== run A ==
==> flow/design.v (excerpt) <==
module FIR_low_pass_filter(
	input clk,
	input rst,
	input [7:0]FIR_IN,
	output reg [16:0]FIR_OUT
);
reg[7:0] delay_pipeline1;
reg[7:0] delay_pipeline2;
reg[7:0] delay_pipeline3;
reg[7:0] delay_pipeline4;
reg[7:0] delay_pipeline5;
reg[7:0] delay_pipeline6;
reg[7:0] delay_pipeline7;
reg[7:0] delay_pipeline8;
reg[7:0] delay_pipeline9;
wire[7:0] coeff1 = 8'd7;	 
wire[7:0] coeff2 = 8'd5;
wire[7:0] coeff3 = 8'd51;
wire[7:0] coeff4 = 8'd135;
wire[7:0] coeff5 = 8'd179;
wire[7:0] coeff6 = 8'd135;
wire[7:0] coeff7 = 8'd51;
wire[7:0] coeff8 = 8'd5;
wire[7:0] coeff9 = 8'd7;
reg signed [16:0] multi_data1 ; 
reg signed [16:0] multi_data2 ;
reg signed [16:0] multi_data3 ;
reg signed [16:0] multi_data4 ;
reg signed [16:0] multi_data5 ;
reg signed [16:0] multi_data6 ;
reg signed [16:0] multi_data7 ;
reg signed [16:0] multi_data8 ;
reg signed [16:0] multi_data9 ;
always@(posedge clk or negedge rst)
if(!rst)
begin
	delay_pipeline1 <= 8'b0 ;
	delay_pipeline2 <= 8'b0 ;
	delay_pipeline3 <= 8'b0 ;
	delay_pipeline4 <= 8'b0 ;
	delay_pipeline5 <= 8'b0 ;
	delay_pipeline6 <= 8'b0 ;
	delay_pipeline7 <= 8'b0 ;
	delay_pipeline8 <= 8'b0 ;
	delay_pipeline9 <= 8'b0 ;
end
else
begin
	delay_pipeline1 <= FIR_IN;
	delay_pipeline2 <= delay_pipeline1 ;
	delay_pipeline3 <= delay_pipeline2 ;
	delay_pipeline4 <= delay_pipeline3 ;
	delay_pipeline5 <= delay_pipeline4 ;
	delay_pipeline6 <= delay_pipeline5 ;
	delay_pipeline7 <= delay_pipeline6 ;
	delay_pipeline8 <= delay_pipeline7 ;
	delay_pipeline9 <= delay_pipeline8 ;
end
always@(posedge clk or negedge rst)  
	if(!rst)
		multi_data1 <= 17'b0 ;
	else
		multi_data1 <= delay_pipeline1*coeff1 ;
always@(posedge clk or negedge rst)  
	if(!rst)
		multi_data2 <= 17'b0 ;
	else
		multi_data2 <= delay_pipeline2*coeff2 ;
  ...
For scale: roughly 1600 cells after synthesis, roughly 200 flip-flops, roughly 27 I/O pins, about 15000 um^2 of cells after synthesis.
Settings: LEC_CHECK=0, ABC_AREA=1, CAP_MARGIN=15, CELL_PAD_IN_SITES_DETAIL_PLACEMENT=0, CORE_ASPECT_RATIO=1.05, CORE_MARGIN=2, CORE_UTILIZATION=72, CTS_CLUSTER_DIAMETER=293, CTS_CLUSTER_SIZE=81, GPL_ROUTABILITY_DRIVEN=0, HOLD_SLACK_MARGIN=0.09, MAX_ROUTING_LAYER=met5, MIN_ROUTING_LAYER=met1, PLACE_DENSITY=0.35, SETUP_SLACK_MARGIN=0.62, SLEW_MARGIN=20, TNS_END_PERCENT=85; clock period 3.32 ns.
run.sh (not shown) runs the stock make flow with config.mk's settings and CLKGATE_MAP_FILE=.
Final checks on run A, whose flow otherwise completed, came back failing, citing setup timing.
The following lists how run B was set up differently from run A:
- swapping 15 for 20 in CAP_MARGIN
- putting PLACE_DENSITY_LB_ADDON at 0.26 where nothing was set
- clearing PLACE_DENSITY, which used to be 0.35
- clearing SETUP_SLACK_MARGIN, which used to be 0.62
Results
The layout from run B, despite a flow that completed every stage, fails the layout checks, with the failing checks listed as setup timing. In run B relative to run A, layout net count had gone down by a few percent. Diff run A..run B | fmax | negligible. Diff run A -> run B: portion of the layout cell area used by clock cells moved up. Density: run B sparser than run A. Run B ended up with fa_2 as its worst-path cell with the longest stage delay; run A ended up with fa_1. Run B vs run A, layout overhead on the synthesized area went down by 15 points. met1 track utilization from global routing in run B is 4.0 points below run A. Max count of clock-buffer cells in the layout across run A and run B: run A. Sort run A and run B by total routing usage reported by global routing, descending, and run A comes first.
Changes in run C relative to run B:
- CTS_CLUSTER_DIAMETER: 293 -> unset
- MAX_ROUTING_LAYER: met5 -> unset
- CELL_PAD_IN_SITES_DETAIL_PLACEMENT: 0 -> unset
- ABC_AREA: 1 -> unset
- MIN_ROUTING_LAYER: met1 -> unset
- TNS_END_PERCENT: 85 -> unset
- GPL_ROUTABILITY_DRIVEN: 0 -> unset
- HOLD_SLACK_MARGIN: 0.09 -> unset
- PLACE_DENSITY_LB_ADDON: 0.26 -> unset
- SETUP_SLACK_MARGIN: unset -> -0.16
- CORE_ASPECT_RATIO: 1.05 -> unset
- CTS_CLUSTER_SIZE: 81 -> unset
- the clock period (ns, I/O delays scaled along): 3.32 -> 3.84
[summary]
In run C the implementation ran to completion but is not tape-out ready, as the final checks report setup timing. Run B has a higher final critical-path share of the clock period than run C. Run C vs. run B: wire length on met2 went down by 29%. Run C vs. run B: number of standard cells reported by yosys went down 346; final-layout clock buffer total grew by 1; post-route worst hold slack +0.11 ns; global-route usage lost 7.6 points. Compare run C and run B | least setup slack across all paths after layout lower: run B. Run B → run C: sequential share of layout area rose by 2.2 points; multi-input gate share of total cell area fell by 1.2 points; post-route non-filler standard cell count fell by 18%.
### run C -> run D
- putting ABC_AREA at 1 where nothing was set
- swapping -0.16 for 1.14 in SETUP_SLACK_MARGIN
- putting PLACE_DENSITY_LB_ADDON at 0.19 where nothing was set
### Flow results
STATUS run=run D STAGES=ALL_DONE FINAL_CHECKS=FAILED CAUSE=setup timing. Run C has lower worst path arrival time than run D. Run C has a lower total routed wire length on the met1 layer than run D. Final net count, run D vs run C: up by more than 10%. Routed wire length: run D vs run C up about 80%.
[inputs] run E vs run D
- SETUP_SLACK_MARGIN no longer set, was 1.14
- PLACE_DENSITY_LB_ADDON no longer set, was 0.19
- CORE_UTILIZATION now 40, was 72
- ABC_AREA no longer set, was 1
- the clock period (ns, I/O delays scaled along) now 7.0, was 3.84
[summary]
Cmp run E and run D / number of tap instances / lower: run D. Looking at synthesized cell count across run E and run D, the one that comes out higher is run D. Comparing run E and run D, the higher global-route met3 utilization is on run D. Of run D and run E, only run E finishes the flow clean. Run D: all stages done; final checks FAILED (setup timing). Design area: run E better than run D. Against run D, tally of filler cells in the layout in run E rose by more than 100%. Worst hold-check slack up 0.032 ns in run E wrt run D. Higher final period demand of the worst path goes to run E over run D. Run E reports its source of the critical timing path as multi_data1[2] while run D reports multi_data3[10]. Relative to run D, post-cts sizing count decreased by 241 in run E. Looking at initial core utilization, run E sits 33 points lower than run D does.
Input changes introduced in run F (baseline for comparison: run E):
- setting CORE_ASPECT_RATIO to 1.94 for the first time
- setting PLACE_DENSITY to 0.41 for the first time
- setting CTS_CLUSTER_SIZE to 98 for the first time
- setting CTS_CLUSTER_DIAMETER to 323 for the first time
- changing SLEW_MARGIN from 20 to 0
- changing CORE_UTILIZATION from 40 to 64
- setting ABC_AREA to 0 for the first time
- setting TNS_END_PERCENT to 35 for the first time
Findings:
- Taking run F as 1.0, run E lands at 0.77 on total length of routed met2 wires.
- On logic gate fraction of the total cell area: between run E and run F, it ends up lower for run E.
- In the flow results for run E and run F, the cell count after placement is smaller on run F.
- Between run F and run E, it is run F whose final clock period utilization by the worst path is higher, by 0.62 points.
- | register clock-pin slew on the reported worst setup and hold paths | run E vs run F | ≈ equal |
- Looking at routed length on met3, run F sits 30% below run E.
- Looking only at final area, and setting everything else aside, the higher value of run E and run F goes to run E.
- Insertion delay of the later-clocked pin in the worst-skew pair delta (run F -> run E): insignificant
- On met3 track utilization from global routing: between run E and run F, it ends up higher for run F.
